==> inputs of v17 <==
// brain_m
module brain_m(clk, rst, distance, mode, start, E, color, OE, shape);
make LEC_CHECK=0 CAP_MARGIN=20 CELL_PAD_IN_SITES_GLOBAL_PLACEMENT=0 CORE_MARGIN=2 CORE_UTILIZATION=72 CTS_CLUSTER_DIAMETER=390 PLACE_DENSITY_LB_ADDON=0.0 SETUP_SLACK_MARGIN=-0.26 SLEW_MARGIN=25 TNS_END_PERCENT=5 finish   # period 3.71 ns
run.sh (not shown) runs the stock make flow with config.mk's settings and CLKGATE_MAP_FILE=.
==> v14: changes against v17 <==
- CELL_PAD_IN_SITES_GLOBAL_PLACEMENT: 0 -> not set
- CTS_CLUSTER_DIAMETER: 390 -> not set
- PLACE_DENSITY: not set -> 0.35
- PLACE_DENSITY_LB_ADDON: 0.0 -> not set
- SETUP_SLACK_MARGIN: -0.26 -> 1.07
- SLEW_MARGIN: 25 -> 20
- TNS_END_PERCENT: 5 -> not set
==> flow/constraint.sdc (replaced) <==
create_clock -name core_clock -period 3.7 [get_ports {clk}]
set_input_delay 0.7400 -clock core_clock [delete_from_list [all_inputs] [get_ports {clk}]]
set_output_delay 0.7400 -clock core_clock [all_outputs]
set_load 0.01 [all_outputs]
==> results <==
v17 produced a layout that fails on negative setup slack. v14 finished but failed the layout checks on negative setup slack. In die size, v14 and v17 do not differ. Of v17 and v14, v14 has the higher non-clock buffer count (gap 140). In v14 the global-route usage is higher than in v17, by 1.6 points. Between v14 and v17, the lower core utilization is in v17 (gap 2.9 points). Against v14, the final cell count of v17 is smaller by about 1.1%. In v17 the clock skew is lower than in v14, by 27 ps.
==> figures <==
Outcome: v14 finished with violations; v17 finished with violations
Layout check failures: v14 negative setup slack; v17 negative setup slack
Hold Path End: v14 s28.state[2]$_DFF_P_; v17 s46.dReg[6]$_SDFFE_PP0P_
Clock buffer cells: v14 362; v17 387
Detail-routed via count per cell: v14 6.83; v17 6.58
Max-Slew Margin vs Limit: v14 0.125; v17 0.256
Final-layout non-clock buffer area share: v14 0.0416; v17 0.0282
Setup Skew: v14 71.0 ps; v17 43.9 ps
Slew at the pin closest to its max-slew limit: v14 1300 ps; v17 1120 ps
Worst path buffer plus inverter count: v14 1; v17 3
Repair and plain buffers: v14 453; v17 313
Iteration tally of the first detailed-router pass: v14 10; v17 6
WP data required: v14 2960 ps; v17 2970 ps
Cell area after layout: v14 122000 sq um; v17 118000 sq um

---

==> inputs of build 22 <==
Starting RTL as in the previous note.
clock: 10.0 ns
lec_check: 0
abc_area: 0
cap_margin: 20
cell_pad_in_sites_detail_placement: 2
core_margin: 8
core_utilization: 64
cts_cluster_diameter: 288
gpl_timing_driven: 0
hold_slack_margin: 0.01
place_density: 0.84
setup_slack_margin: 2.14
slew_margin: 5
tns_end_percent: 15
==> trial 24: changes against build 22 <==
==> flow/config.mk (replaced) <==
export PLATFORM = sky130hd
export DESIGN_NAME = brain_m
export DESIGN_NICKNAME = brain_m
export VERILOG_FILES = /design/flow/design.v
export SDC_FILE = /design/flow/constraint.sdc
export NUM_CORES = 4
export LEC_CHECK = 0
export CAP_MARGIN = 20
export CORE_MARGIN = 2
export CORE_UTILIZATION = 40
export PLACE_DENSITY = 0.6
export SLEW_MARGIN = 20
==> flow/constraint.sdc (replaced) <==
create_clock -name core_clock -period 6.6 [get_ports {clk}]
set_input_delay 1.3200 -clock core_clock [delete_from_list [all_inputs] [get_ports {clk}]]
set_output_delay 1.3200 -clock core_clock [all_outputs]
set_load 0.01 [all_outputs]
==> results <==
In synthesized cell count, trial 24 and build 22 do not differ.
Trial 24 went through all stages and came out clean. Build 22 never finished: it broke off in 3_5_place_dp.
In build 22 the die size is lower than in trial 24, by 34%.
In area after synthesis, trial 24 and build 22 do not differ.

---

==> violet: inputs <==
Starting RTL as in the previous note.
## brain_m
module brain_m(clk, rst, distance, mode, start, E, color, OE, shape);
	input clk, rst, mode, start, E;
	input [6:0] distance;
	output color, OE;
	output [4:0] shape;
	wire [99:0] W1;
	wire W2, W3, W8, W13, W14, 
		  W15, W16, W17, W18, W19, 
		  W20, W21, W22, W23, W24, 
		  W25, W26, W27, W28, W29, 
		  W30, W31;
	wire [6:0] W4, W5;
	wire [11:0] W6, W51, W52, W53, 
					W54, W55, W56, W57, 
					W58, W59, W60, W61, 
					W62, W63, W64, W65, 
					W66, W67, W68, W69, 
					W11, W12;
	wire [4:0] W7, W32, W33, W34, W35, 
				  W36, W37, W38, W39, W40, 
				  W41, W42, W43, W44, W45, 
				  W46, W47, W48, W49, W50, 
				  W9, W10;
	sensory_neuron s1(clk, rst, distance, 7'b0000010, start, W1[0]);
	sensory_neuron s2(clk, rst, distance, 7'b0000011, start, W1[1]);
	sensory_neuron s3(clk, rst, distance, 7'b0000100, start, W1[2]);
	sensory_neuron s4(clk, rst, distance, 7'b0000101, start, W1[3]);
	sensory_neuron s5(clk, rst, distance, 7'b0000110, start, W1[4]);
	sensory_neuron s6(clk, rst, distance, 7'b0000111, start, W1[5]);
	sensory_neuron s7(clk, rst, distance, 7'b0001000, start, W1[6]);
	sensory_neuron s8(clk, rst, distance, 7'b0001001, start, W1[7]);
	sensory_neuron s9(clk, rst, distance, 7'b0001010, start, W1[8]);
	sensory_neuron s10(clk, rst, distance, 7'b0001011, start, W1[9]);
	sensory_neuron s11(clk, rst, distance, 7'b0001100, start, W1[10]);
	sensory_neuron s12(clk, rst, distance, 7'b0001101, start, W1[11]);
	sensory_neuron s13(clk, rst, distance, 7'b0001110, start, W1[12]);
	sensory_neuron s14(clk, rst, distance, 7'b0001111, start, W1[13]);
	sensory_neuron s15(clk, rst, distance, 7'b0010000, start, W1[14]);
	sensory_neuron s16(clk, rst, distance, 7'b0010001, start, W1[15]);
	sensory_neuron s17(clk, rst, distance, 7'b0010010, start, W1[16]);
	sensory_neuron s18(clk, rst, distance, 7'b0010011, start, W1[17]);
	sensory_neuron s19(clk, rst, distance, 7'b0010100, start, W1[18]);
	sensory_neuron s20(clk, rst, distance, 7'b0010101, start, W1[19]);
	sensory_neuron s21(clk, rst, distance, 7'b0010110, start, W1[20]);
	sensory_neuron s22(clk, rst, distance, 7'b0010111, start, W1[21]);
	sensory_neuron s23(clk, rst, distance, 7'b0011000, start, W1[22]);
	sensory_neuron s24(clk, rst, distance, 7'b0011001, start, W1[23]);
	sensory_neuron s25(clk, rst, distance, 7'b0011010, start, W1[24]);
  ...
export LEC_CHECK = 0
export CAP_MARGIN = 20
export CORE_MARGIN = 2
export CORE_UTILIZATION = 72
export CTS_CLUSTER_DIAMETER = 363
export PLACE_DENSITY_LB_ADDON = 0.01
export SETUP_SLACK_MARGIN = -0.2
export SLEW_MARGIN = 20
create_clock -name core_clock -period 3.77 [get_ports {clk}]
==> inputs of indigo, as changes to violet <==
Settings changed: CORE_UTILIZATION 72 to 34, CTS_CLUSTER_DIAMETER 363 to not set, PLACE_DENSITY set to 0.6, PLACE_DENSITY_LB_ADDON 0.01 to not set, SETUP_SLACK_MARGIN -0.2 to not set.
==> flow/constraint.sdc (replaced) <==
create_clock -name core_clock -period 6.6 [get_ports {clk}]
set_input_delay 1.3200 -clock core_clock [delete_from_list [all_inputs] [get_ports {clk}]]
set_output_delay 1.3200 -clock core_clock [all_outputs]
set_load 0.01 [all_outputs]
==> inputs of delta, as changes to violet <==
Settings changed: CORE_UTILIZATION 72 to 63, CTS_CLUSTER_DIAMETER 363 to not set, PLACE_DENSITY_LB_ADDON 0.01 to not set, SETUP_SLACK_MARGIN -0.2 to not set.
==> flow/constraint.sdc (replaced) <==
create_clock -name core_clock -period 4.58 [get_ports {clk}]
set_input_delay 0.9160 -clock core_clock [delete_from_list [all_inputs] [get_ports {clk}]]
set_output_delay 0.9160 -clock core_clock [all_outputs]
set_load 0.01 [all_outputs]
==> summary of the runs <==
violet ran to the end with violations: setup timing. indigo completed without violations. delta ran to the end with violations: antenna rules.
Combinational power: delta is lower than violet (22%).
Final cell count: delta is smaller than indigo (12%).
Via count, highest first: violet, delta, indigo.
Against delta, the routed wire length of violet is larger by 5.9%.
Against indigo, the worst hold slack of violet is lower by 0.12 ns.
Total power: indigo < delta < violet.
Of indigo and violet, violet has the higher clock power (gap about 36%, measured against violet).
In synthesized area, violet and delta do not differ.
In critical path depth, violet and indigo do not differ.
The highest first-iteration DRC count belongs to violet, the lowest to indigo.
In flip-flop count, delta and indigo do not differ.
Power figures rest on the tool's default switching activity, not on a simulated workload.
